== job 6624 ==
==> flow/design.v (excerpt) <==
module AHB2CAN_top
(
	input logic HCLK, HRESETn, HWRITE, HSEL,
	input logic [31:0] HADDR, HWDATA,
	input logic [1:0] HTRANS,
	input logic [2:0] HBURST, HSIZE,
	output logic [31:0] HRDATA,
	output logic HRESP, HREADYOUT,
	input logic rx_data,
	output logic tx_data
);
reg [31:0] sensor_data;
reg [15:0] address, command_data;
reg slave_wait, renable, wenable;
reg [2:0] data_size, burst_size;
reg sensor_fifo_full, sensor_fifo_empty, sensor_read, sensor_write, command_fifo_full, command_fifo_empty, command_read, command_write;
reg [31:0] command_rdata, sensor_rdata, command_wdata, sensor_wdata;
reg read_fifo, write_fifo;
reg [31:0] CAN_rx_data, CAN_tx_data;
AHB_Slave AHBS (.HCLK(HCLK), 
		.HRESETn(HRESETn), 
		.HWRITE(HWRITE),
		.HSEL(HSEL),
		.HADDR(HADDR),
		.HWDATA(HWDATA),
		.HTRANS(HTRANS),
		.HBURST(HBURST),
		.HSIZE(HSIZE),
		.HRDATA(HRDATA),
		.HRESP(HRESP),
		.HREADYOUT(HREADYOUT),
		.sensor_data(sensor_data),
		.address(address),
		.command_data(command_data),
		.slave_wait(slave_wait),
		.renable(renable),
		.wenable(wenable),
		.data_size(data_size),
		.burst_size(burst_size)
);
Control_Unit CU(.clk(HCLK),
		.n_rst(HRESETn),
		.command_data(command_data),
		.address(address),
		.renable(renable),
		.wenable(wenable),
		.data_size(data_size),
		.burst_size(burst_size),
		.sensor_data(sensor_data),
		.slave_wait(slave_wait),
		.sensor_fifo_full(sensor_fifo_full),
		.sensor_fifo_empty(sensor_fifo_empty),
  ...
Size in the first run: roughly 2800 cells after synthesis, roughly 750 flip-flops, roughly 110 I/O pins, about 31000 um2 of cells after synthesis.
make LEC_CHECK=0 CAP_MARGIN=10 CORE_ASPECT_RATIO=1.86 CORE_MARGIN=2 CORE_UTILIZATION=38 CTS_CLUSTER_SIZE=66 MAX_ROUTING_LAYER=met5 MIN_ROUTING_LAYER=met1 PLACE_DENSITY_LB_ADDON=0.11 SETUP_SLACK_MARGIN=1.17 SLEW_MARGIN=20 finish   # period 8.5 ns
run.sh (not shown) runs the stock make flow with config.mk's settings and CLKGATE_MAP_FILE=.
The flow did not stop early for job 6624: all stages ran, and the layout cleared the timing, DRC and antenna checks.
Input changes introduced in job 6433 (baseline for comparison: job 6624):
# job 6624
export LEC_CHECK = 0
export CAP_MARGIN = 10
export CORE_ASPECT_RATIO = 1.86
export CORE_MARGIN = 2
export CORE_UTILIZATION = 38
export CTS_CLUSTER_SIZE = 66
export MAX_ROUTING_LAYER = met5
export MIN_ROUTING_LAYER = met1
export PLACE_DENSITY_LB_ADDON = 0.11
export SETUP_SLACK_MARGIN = 1.17
export SLEW_MARGIN = 20
create_clock -name core_clock -period 8.5 [get_ports {HCLK}]
# job 6433
export LEC_CHECK = 0
export CAP_MARGIN = 20
export CORE_MARGIN = 2
export CORE_UTILIZATION = 61
export SLEW_MARGIN = 20
create_clock -name core_clock -period 4.94 [get_ports {HCLK}]
## What came out
[job 6433] number of ordinary and repair buffers in the finished layout rose 19 relative to job 6624
Internal power summed over all cells was lower in job 6624 than in job 6433.
Summary of the comparison: critical path depth is lower in job 6433, relative to job 6624.
Going from job 6624 to job 6433, via count climbed about 0.6%; net switching power figure climbed 67%.
On job 6433: starting DRC count in detailed routing is 3.3% higher than what job 6624 gave.
In job 6433 the x dimension of the die turned out 16 um higher than in job 6624.
### job 6433 -> job 3663
# job 6433
export LEC_CHECK = 0
export CAP_MARGIN = 20
export CORE_MARGIN = 2
export CORE_UTILIZATION = 61
export SLEW_MARGIN = 20
create_clock -name core_clock -period 4.94 [get_ports {HCLK}]
# job 3663
export LEC_CHECK = 0
export CAP_MARGIN = 20
export CELL_PAD_IN_SITES_DETAIL_PLACEMENT = 0
export CELL_PAD_IN_SITES_GLOBAL_PLACEMENT = 0
export CORE_MARGIN = 2
export CORE_UTILIZATION = 72
export CTS_CLUSTER_DIAMETER = 348
export CTS_CLUSTER_SIZE = 29
export MAX_ROUTING_LAYER = met4
export PLACE_DENSITY_LB_ADDON = 0.14
export SLEW_MARGIN = 20
create_clock -name core_clock -period 4.94 [get_ports {HCLK}]
## What came out
On area added between synthesis and finish, the lower figure sits with job 3663, not job 6433.
Job 3663 — final standard cell area without fillers about 5.5% lower, job 6433 as reference
Job 3663 vs job 6433 — total power draw dropped by more than 10%
Job 6433 | stages: all done | timing, DRC, antenna: all pass
Job 3663 closes out successfully: all stages finished, all timing, DRC and antenna checks passed.
Compared with job 6433, job 3663 shows utilization of the core after routing higher by 7.5 points.
The tightest slew margin relative to the limit of job 3663 is higher than that of job 6433.
The average routed wire per standard cell on job 3663 is in line with that on job 6433.
Total standard cell area after synthesis: job 3663 vs job 6433 identical
Looking at number of cell rows across job 6433 and job 3663, the one that comes out lower is job 3663.
Setup changes, job 3663 to job 5112
# job 3663
export LEC_CHECK = 0
export CAP_MARGIN = 20
export CELL_PAD_IN_SITES_DETAIL_PLACEMENT = 0
export CELL_PAD_IN_SITES_GLOBAL_PLACEMENT = 0
export CORE_MARGIN = 2
export CORE_UTILIZATION = 72
export CTS_CLUSTER_DIAMETER = 348
export CTS_CLUSTER_SIZE = 29
export MAX_ROUTING_LAYER = met4
export PLACE_DENSITY_LB_ADDON = 0.14
export SLEW_MARGIN = 20
create_clock -name core_clock -period 4.94 [get_ports {HCLK}]
# job 5112
export LEC_CHECK = 0
export CAP_MARGIN = 5
export CELL_PAD_IN_SITES_DETAIL_PLACEMENT = 0
export CELL_PAD_IN_SITES_GLOBAL_PLACEMENT = 0
export CORE_MARGIN = 2
export CORE_UTILIZATION = 72
export CTS_CLUSTER_DIAMETER = 38
export CTS_CLUSTER_SIZE = 86
export MAX_ROUTING_LAYER = met4
export PLACE_DENSITY = 0.37
export SETUP_SLACK_MARGIN = 1.41
export SLEW_MARGIN = 20
create_clock -name core_clock -period 4.94 [get_ports {HCLK}]
Re clock network area share: job 5112 is 6.4 points up on job 3663. Job 5112 does better than job 3663 on post-place setup slack. Summary of job 5112 over job 3663: critical path depth now sits at about the same level; buffer count from post-CTS setup fixing now sits higher; sequential share of layout area now sits lower; global-route wire length before repair now sits higher; number of H-tree branching levels now sits higher. Global-route usage: job 5112 higher than job 3663. More vias were needed by job 5112 than by job 3663.
[inputs] job 6288 vs job 5112
# job 5112
export LEC_CHECK = 0
export CAP_MARGIN = 5
export CELL_PAD_IN_SITES_DETAIL_PLACEMENT = 0
export CELL_PAD_IN_SITES_GLOBAL_PLACEMENT = 0
export CORE_MARGIN = 2
export CORE_UTILIZATION = 72
export CTS_CLUSTER_DIAMETER = 38
export CTS_CLUSTER_SIZE = 86
export MAX_ROUTING_LAYER = met4
export PLACE_DENSITY = 0.37
export SETUP_SLACK_MARGIN = 1.41
export SLEW_MARGIN = 20
create_clock -name core_clock -period 4.94 [get_ports {HCLK}]
# job 6288
export LEC_CHECK = 0
export CAP_MARGIN = 5
export CELL_PAD_IN_SITES_DETAIL_PLACEMENT = 0
export CELL_PAD_IN_SITES_GLOBAL_PLACEMENT = 0
export CORE_MARGIN = 2
export CORE_UTILIZATION = 72
export CTS_CLUSTER_DIAMETER = 348
export CTS_CLUSTER_SIZE = 15
export MAX_ROUTING_LAYER = met4
export PLACE_DENSITY_LB_ADDON = 0.02
export SETUP_SLACK_MARGIN = 1.41
export SLEW_MARGIN = 20
create_clock -name core_clock -period 4.94 [get_ports {HCLK}]
### Flow results
In the metrics for job 5112 and job 6288, the one carrying the lower relative contribution of combinational cells to total power is job 5112.
Worst-case setup margin in the final layout: job 6288 vs job 5112 up 77 ps
Count of plain and timing-repair buffers, job 5112 and job 6288: lower on job 6288
Compared with job 5112, in job 6288 total power consumption of the routed design now sits lower, placement-stage cell area lower.
Power is estimated from default activity; no workload was simulated.
